## build 15
Design logarithm, start of the top module:
module logarithm #(
	parameter n = 16,
	parameter m = 24,
	parameter k = 5 ,
	parameter p = 24
) (
	input        clk  ,  
	input        reset,  
	input        start,
	input  [0:n] x    ,
	output [1:p] y    ,
	output reg   done
);
	reg [2:0] current_state;
	reg [2:0] next_state   ;
	wire      z_gt2        ;
	wire      i_positive   ;
	reg [2:0] sel_z        ;
	reg       load_z       ;
	reg       sel_i        ;
	reg       load_i       ;
	reg       shift_y      ;
	reg  [  m+1:0] z           ;
	wire [  m+1:0] trunc_square;
	wire [  m+1:0] trunc_div   ;
	wire [  m+1:0] z_input     ;
	reg  [  k-1:0] i           ;
	wire [  k-1:0] i_input     ;
	wire [  k-1:0] i_minus_1   ;
	reg  [    1:p] yy          ;
	wire [    m:0] mult_in     ;
	wire [2*m+1:0] mult_out    ;
	assign z_input = (sel_z == 2'd00) ?  {1'b0, x, {(m-n){1'd0}}} :
	(sel_z == 2'd01) ? 	trunc_square :
	trunc_div;
	assign mult_in     = z[m:0];
	assign mult_out     = mult_in * mult_in;
	assign trunc_square = mult_out[2*m+1:m];
	assign trunc_div    = {1'd0, z[m+1:1]};
	always @(posedge clk or negedge reset) begin : proc_z
		if(~reset) begin
			z <= 0;
		end else begin
			if (load_z == 1'b1)
				z <= z_input;
		end
	end
	assign i_input = sel_i ? i_minus_1 : p;
	assign i_minus_1 = i - 1;
	wire [15:0] binary_p = p;
	always @(posedge clk or negedge reset) begin : proc_i
		if(~reset) begin
			i <= 0;
		end else begin
			if (load_i == 1'b1)
				i <= i_input;
		end
	end
	always @(posedge clk or negedge reset) begin : proc_yy
		if(~reset) begin
			yy <= 0;
		end else begin
			if (shift_y == 1'b1)
				yy <= {yy[2:p], z[m+1]};
		end
	end
	always @(posedge clk or negedge reset) begin : proc_current_state
		if(~reset) begin
			current_state <= 0;
		end else begin
			current_state <= next_state;
		end
	end
	assign i_positive = i ? 1 : 0;
	assign z_gt2 = z[m+1];
	assign y = yy;
	always @(*) begin
		next_state = current_state;
		case (current_state)
			3'd0 : begin
				if (~start)
					next_state = 3'd1;
			end
			3'd1 : begin
				if (start)
					next_state = 3'd2;
			end
			3'd2 : begin
				next_state = 3'd3;
  ...
Size in the first run: ~2200 cells after synthesis.
==> flow/config.mk <==
export PLATFORM = sky130hd
export DESIGN_NAME = logarithm
export DESIGN_NICKNAME = logarithm
export VERILOG_FILES = /design/flow/design.v
export SDC_FILE = /design/flow/constraint.sdc
export NUM_CORES = 4
export LEC_CHECK = 0
export CAP_MARGIN = 40
export CORE_MARGIN = 2
export CORE_UTILIZATION = 72
export PLACE_DENSITY_LB_ADDON = 0.0
export SLEW_MARGIN = 20
==> flow/constraint.sdc <==
create_clock -name core_clock -period 6.93 [get_ports {clk}]
set_input_delay 1.3860 -clock core_clock [delete_from_list [all_inputs] [get_ports {clk}]]
set_output_delay 1.3860 -clock core_clock [all_outputs]
set_load 0.01 [all_outputs]
run.sh (not shown) runs the stock make flow with config.mk's settings and CLKGATE_MAP_FILE=.
Although build 15 finished all stages, its layout failed final checks on setup timing.
#### Input delta (trial 55 over build 15)
Settings: an added SETUP_SLACK_MARGIN of 2.3; an added CTS_CLUSTER_SIZE of 82; a change of CAP_MARGIN from 40 to 20; a change of the clock period (ns, I/O delays scaled along) from 6.93 to 8.03.
## What came out
- Trial 55 closes out successfully: all stages finished, all timing, DRC and antenna checks passed.
- Trial 55 ended up with a higher hold slack than build 15 did.
- Trial 55 vs. build 15: detailed route wirelength on metal3 decreased 2.2%, global-route wire length before repair shows a reduction of 2.2%, arrival time at the worst endpoint dropped 0.16 ns.

* * *

== run 1 ==
Starting RTL as in the previous note.
==> flow/design.v (excerpt) <==
module logarithm #(
	parameter n = 16,
	parameter m = 24,
	parameter k = 5 ,
	parameter p = 24
) (
	input        clk  ,  
	input        reset,  
	input        start,
	input  [0:n] x    ,
	output [1:p] y    ,
	output reg   done
);
	reg [2:0] current_state;
	reg [2:0] next_state   ;
	wire      z_gt2        ;
	wire      i_positive   ;
	reg [2:0] sel_z        ;
	reg       load_z       ;
	reg       sel_i        ;
	reg       load_i       ;
	reg       shift_y      ;
	reg  [  m+1:0] z           ;
	wire [  m+1:0] trunc_square;
	wire [  m+1:0] trunc_div   ;
	wire [  m+1:0] z_input     ;
	reg  [  k-1:0] i           ;
	wire [  k-1:0] i_input     ;
	wire [  k-1:0] i_minus_1   ;
	reg  [    1:p] yy          ;
	wire [    m:0] mult_in     ;
	wire [2*m+1:0] mult_out    ;
	assign z_input = (sel_z == 2'd00) ?  {1'b0, x, {(m-n){1'd0}}} :
	(sel_z == 2'd01) ? 	trunc_square :
	trunc_div;
	assign mult_in     = z[m:0];
  ...
Settings: LEC_CHECK=0, ABC_AREA=1, CAP_MARGIN=20, CORE_MARGIN=2, CORE_UTILIZATION=72, CTS_CLUSTER_DIAMETER=219, CTS_CLUSTER_SIZE=75, PLACE_DENSITY=0.37, SETUP_SLACK_MARGIN=0.28, SLEW_MARGIN=40; clock period 2.94 ns.
Run 1: aborted in global routing (tool error)
--- input diff run 1..run 2 ---
- a change of SLEW_MARGIN from 40 to 20
- a deleted PLACE_DENSITY that had been 0.37
- a change of CORE_UTILIZATION from 72 to 64
- a deleted CTS_CLUSTER_SIZE that had been 75
- a deleted SETUP_SLACK_MARGIN that had been 0.28
- a deleted CTS_CLUSTER_DIAMETER that had been 219
- a deleted ABC_AREA that had been 1
- a change of the clock period (ns, I/O delays scaled along) from 2.94 to 8.17
[summary]
Delta (run 2 minus run 1): post-CTS setup buffer count now smaller; number of I/O pins stayed essentially flat; final HPWL from detailed placement went down 28%. Of run 1 and run 2, only run 2 finishes the flow clean. Run 1 did not finish; a tool error ended it in global routing. Compare run 1 and run 2 | yosys cell count higher: run 1. Of run 1 and run 2, the run reporting the higher mux cell area share after synthesis was run 2. Comparing the two runs side by side, run 2 comes out ahead of run 1 on synthesized area. Per the comparison of run 2 with run 1, count of placed standard cells including taps saw a decrease, die area increased about 4.3%, count of mapped cells out of synthesis went down by about 22%.
Input-level comparison between run 3 and run 2:
- changing CORE_UTILIZATION from 64 to 69
- setting CTS_CLUSTER_SIZE to 100 for the first time
- setting CTS_CLUSTER_DIAMETER to 160 for the first time
- changing the clock period (ns, I/O delays scaled along) from 8.17 to 9.0
[summary]
Sort run 3 and run 2 by critical path depth asc -> top: run 2
On sequential share of layout area, run 3 and run 2 are neck and neck.
Of run 3 and run 2, it is run 3 that has the higher slew of the pin with the lowest slew margin.
Via density per instance (run 3 over run 2): increase, 2.5%
Count of mapped cells out of synthesis essentially unchanged between run 3 and run 2.
Relative to run 2, least setup slack across all paths after layout increased by 790 ps in run 3.
## Diff of input files: run 4 against run 3
- putting TNS_END_PERCENT at 10 where nothing was set
- putting CELL_PAD_IN_SITES_GLOBAL_PLACEMENT at 2 where nothing was set
- swapping 160 for 342 in CTS_CLUSTER_DIAMETER
- swapping 100 for 99 in CTS_CLUSTER_SIZE
- putting ABC_AREA at 0 where nothing was set
- swapping 69 for 40 in CORE_UTILIZATION
- putting PLACE_DENSITY_LB_ADDON at 0.3 where nothing was set
Against run 3, maximum frequency in run 4 came out worse. Compared with run 3, in run 4 fraction of area in clock buffers and inverters about even, share of the final layout cell area in sequential cells closely matched the old numbers, final critical delay including setup and external delays has increased. The maximum net fanout on the critical path in run 4 sits 1 above the value recorded for run 3. Run 3 vs run 4, startpoint of the worst setup timing path: z[15] vs z[2]. Run 4 — critical path depth 15% lower, run 3 as reference. Run 4 against run 3; global-route wire length before repair is up by a few percent.
Setup changes, run 4 to run 5
- changing CORE_UTILIZATION from 40 to 69
- changing CTS_CLUSTER_SIZE from 99 to 100
- removing PLACE_DENSITY_LB_ADDON (formerly 0.3)
- changing TNS_END_PERCENT from 10 to 5
- changing CTS_CLUSTER_DIAMETER from 342 to 160
- removing CELL_PAD_IN_SITES_GLOBAL_PLACEMENT (formerly 2)
- changing ABC_AREA from 0 to 1
- setting HOLD_SLACK_MARGIN to 0.26 for the first time
## What came out
Overall fraction of global-route tracks in use: run 5 vs run 4 up 15 points
Run 5 vs run 4, end point of the critical path: z[23] vs z[21]
Run 5 against run 4: area fraction in xor and xnor cells lost 0.83 points; fmax +19 MHz; worst clock skew stayed essentially flat.
Reported for run 4 and run 5, total number of clock tree sinks turned out identical to the last digit.
Count of unique library cells instantiated by Yosys was higher in run 4 than in run 5.
From run 4 to run 5 the numbers moved as follows: post-layout instance count excluding filler cells climbed 316.
Run 5 vs. run 4: sequential share of layout area went down by 0.33 points.
Run 4 -> run 5: netlist area before placement increased by a little under 10%

* * *

== v9 ==
logarithm again, from the RTL that the note above started with.
==> flow/config.mk <==
export PLATFORM = sky130hd
export DESIGN_NAME = logarithm
export DESIGN_NICKNAME = logarithm
export VERILOG_FILES = /design/flow/design.v
export SDC_FILE = /design/flow/constraint.sdc
export NUM_CORES = 4
export LEC_CHECK = 0
export ABC_AREA = 1
export CAP_MARGIN = 25
export CORE_ASPECT_RATIO = 0.95
export CORE_MARGIN = 2
export CORE_UTILIZATION = 27
export CTS_CLUSTER_DIAMETER = 370
export CTS_CLUSTER_SIZE = 78
export GPL_ROUTABILITY_DRIVEN = 0
export MAX_ROUTING_LAYER = met5
export PLACE_DENSITY_LB_ADDON = 0.17
export SETUP_SLACK_MARGIN = 1.27
export SLEW_MARGIN = 5
==> flow/constraint.sdc <==
create_clock -name core_clock -period 7.8 [get_ports {clk}]
set_input_delay 1.5600 -clock core_clock [delete_from_list [all_inputs] [get_ports {clk}]]
set_output_delay 1.5600 -clock core_clock [all_outputs]
set_load 0.01 [all_outputs]
The following lists how v12 was set up differently from v9:
- a deleted CTS_CLUSTER_DIAMETER that had been 370
- a deleted GPL_ROUTABILITY_DRIVEN that had been 0
- a deleted SETUP_SLACK_MARGIN that had been 1.27
- a deleted PLACE_DENSITY_LB_ADDON that had been 0.17
- a deleted CORE_ASPECT_RATIO that had been 0.95
- a deleted MAX_ROUTING_LAYER that had been met5
- a deleted CTS_CLUSTER_SIZE that had been 78
- a change of SLEW_MARGIN from 5 to 20
- a change of CORE_UTILIZATION from 27 to 72
- a change of CAP_MARGIN from 25 to 20
- a change of the clock period (ns, I/O delays scaled along) from 7.8 to 7.3
v12 vs v9: minimum clock period after layout up in v12
On buffer share of cell area, the higher figure sits with v9, not v12.
Per the comparison of v12 with v9, worst clock skew level; flip-flop and latch share of the layout cell area moved up.
[compare] base=v9 new=v12: wire length decreased about 13%, global-route wire length before repair now smaller, detailed-routing iteration count for the pre-antenna-repair pass went up 1, required time at the worst-slack endpoint now sits lower, register-to-register slack shrank by 1.14 ns.
> inputs changed (v12 -> v53)
- clearing ABC_AREA, which used to be 1
- swapping 72 for 40 in CORE_UTILIZATION
- swapping 7.3 for 9.0 in the clock period (ns, I/O delays scaled along)
Findings:
- Going from v12 to v53, multi-input combinational cell count shrank by about 20%, area fraction in and, or, nand and nor cells after synthesis -5.0 points.
- Looking at fraction of area in clock buffers and inverters, v53 sits 0.19 points above v12.
- Critical path depth (v53 vs. v12) increases by a few percent
- When v53 is set beside v12, its global-route usage turns out to be 18 points smaller.
- Looking at area of the mapped netlist, v53 sits 7.2% lower than v12 does.
- Run comparison: v53 capture point of the worst path z[21]; v12 capture point of the worst path z[22]
- [compare] base=v12 new=v53: register area flat; via count down 3328.
[inputs] v32 vs v53
- ABC_AREA: unset -> 1
- TNS_END_PERCENT: unset -> 10
- CORE_UTILIZATION: 40 -> 26
- PLACE_DENSITY: unset -> 0.94
- CTS_CLUSTER_SIZE: unset -> 99
- CTS_CLUSTER_DIAMETER: unset -> 342
- CELL_PAD_IN_SITES_GLOBAL_PLACEMENT: unset -> 2
==> results <==
v53 → v32: hold slack increased by 0.0038 ns relative to the old numbers; horizontal die dimension increased by 28% relative to the old numbers; final critical-path share of the clock period decreased by 11 points relative to the old numbers. In v32, met3 routed wirelength is lower than in v53. Clock slew seen by the registers of the worst setup and hold paths delta (v32 -> v53): insignificant. Largest fanout of any net on the critical path ended up 2 lower on v32 than on v53. Compared v32 vs v53, and post-synthesis cell area is up in v32. Note that the critical path depth recorded for v32 amounts to 0.920 times the value seen in v53.
Input-level comparison between v47 and v32:
- CTS_CLUSTER_SIZE changed from 99 to 100
- CTS_CLUSTER_DIAMETER changed from 342 to 160
- CORE_ASPECT_RATIO newly set to 0.5
- CORE_MARGIN changed from 2 to 10
- CORE_UTILIZATION changed from 26 to 69
- TNS_END_PERCENT changed from 10 to 25
- CELL_PAD_IN_SITES_GLOBAL_PLACEMENT removed (was 2)
- ABC_AREA removed (was 1)
- PLACE_DENSITY removed (was 0.94)
[summary]
- Re worst-case setup margin in the final layout: v47 is 0.93 ns down on v32.
- STATUS placeable core area: v47 wins against v32
- v47 ended up with z[8] as its launch point of the critical path; v32 ended up with z[14].
- Summary of v47 over v32: total global routing overflow was more or less identical, transition time of the tightest slew-check pin went up by 0.068 ns.
- Going from v32 to v47, post-route cell area decreased by 10% relative to the old numbers; vias after detailed routing down 13%; final worst-path cycle share saw an increase.
Setup changes, v47 to v48
- PLACE_DENSITY_LB_ADDON now 0.3, previously not set
- CORE_MARGIN now 2, was 10
- SETUP_SLACK_MARGIN now 2.69, previously not set
- ABC_AREA now 0, previously not set
- CTS_CLUSTER_SIZE now 99, was 100
- CORE_UTILIZATION now 59, was 69
- CELL_PAD_IN_SITES_GLOBAL_PLACEMENT now 2, previously not set
- TNS_END_PERCENT now 10, was 25
- CTS_CLUSTER_DIAMETER now 342, was 160
### Flow results
- Run status, v48: aborted in global placement without I/O (3_1_place_gp_skip_io), error FLW-0024
- Horizontal extent of the die (v48 vs. v47) increases slightly
- Diff v47 and v48: height of the die higher in v47
- Delta (v48 minus v47): die size decreased about 3%, area inside the core boundary higher, starting utilization of the core area down 9.3 points.
- v48 -> v47: area share of and/or/nand/nor cells after synthesis delta 0, exact match
- Synthesized area: v47 vs v48 identical

* * *

## P
Starting RTL as in the previous note.
Settings: LEC_CHECK=0, ABC_AREA=0, CAP_MARGIN=20, CELL_PAD_IN_SITES_DETAIL_PLACEMENT=0, CORE_MARGIN=2, CORE_UTILIZATION=61, CTS_CLUSTER_DIAMETER=45, CTS_CLUSTER_SIZE=29, GPL_TIMING_DRIVEN=1, HOLD_SLACK_MARGIN=0.25, MAX_ROUTING_LAYER=met4, MIN_ROUTING_LAYER=met1, SETUP_SLACK_MARGIN=2.16, SLEW_MARGIN=35; clock period 7.99 ns.
P: full flow OK, the timing, DRC and antenna checks passed
[inputs] Q vs P
- a change of ABC_AREA from 0 to 1
- a change of CTS_CLUSTER_DIAMETER from 45 to 24
- a change of SETUP_SLACK_MARGIN from 2.16 to 1.89
- a change of CORE_UTILIZATION from 61 to 72
- a change of CTS_CLUSTER_SIZE from 29 to 77
- a deleted MAX_ROUTING_LAYER that had been met4
- an added PLACE_DENSITY_LB_ADDON of 0.07
- a change of SLEW_MARGIN from 35 to 20
- a change of the clock period (ns, I/O delays scaled along) from 7.99 to 6.56
==> comparison <==
- P and Q: one clean run, P; the rest did not finish clean.
- P → Q: number of input and output port buffers inserted flat; largest incremental delay on the critical path up 310 ps; area of all sequential standard cells down 2.0%; worst hold slack down 7.6 ps.
- Q — cell area 9.0% higher, P as reference
- In Q, count of plain and timing-repair buffers is higher than in P.
Input-level comparison between R and Q:
- clearing CELL_PAD_IN_SITES_DETAIL_PLACEMENT, which used to be 0
- clearing MIN_ROUTING_LAYER, which used to be met1
- clearing HOLD_SLACK_MARGIN, which used to be 0.25
- clearing GPL_TIMING_DRIVEN, which used to be 1
- swapping 1.89 for 1.63 in SETUP_SLACK_MARGIN
- clearing ABC_AREA, which used to be 1
- swapping 0.07 for 0.0 in PLACE_DENSITY_LB_ADDON
- clearing CTS_CLUSTER_DIAMETER, which used to be 24
- swapping 77 for 80 in CTS_CLUSTER_SIZE
- swapping 6.56 for 5.6 in the clock period (ns, I/O delays scaled along)
Notes after the runs:
The layout from R, despite a flow that completed every stage, fails the layout checks, with the failing checks listed as setup timing.
The layout from Q, despite a flow that completed every stage, fails the layout checks, with the failing checks listed as setup timing.
Capture point of the worst path: z[20] -> R, z[2] -> Q
[compare] base=Q new=R: number of nets at floorplan fell by 18%; number of cells after detailed placement fell 435; met1 global-route usage was more or less identical; number of buffers added for setup after CTS lower.
Side by side, sequential area share after synthesis turned out higher in R than in Q.
Run comparison: Q slowest stage cell on the critical path sky130_fd_sc_hd__fa_1; R slowest stage cell on the critical path sky130_fd_sc_hd__o21ai_0
Here is what was changed in the inputs of S compared with R.
- swapping 80 for 82 in CTS_CLUSTER_SIZE
- swapping 1.63 for 2.06 in SETUP_SLACK_MARGIN
- putting TNS_END_PERCENT at 35 where nothing was set
- swapping 5.6 for 7.02 in the clock period (ns, I/O delays scaled along)
### Flow results
- Largest stage delay on the critical path of R is on par with S.
- R vs S, capture point of the critical path: z[20] vs z[17]
- In the metrics for R and S, the one carrying the higher number of setup violations in the final report is R.
- R -> S: fraction of area in clock buffers and inverters flat
- In R the implementation ran to completion but is not tape-out ready, as the final checks report setup timing.
- S finished all stages; however, its layout fails the closing checks, the failures being setup timing.
- The higher total non-filler cell area in the finished layout came out of R.
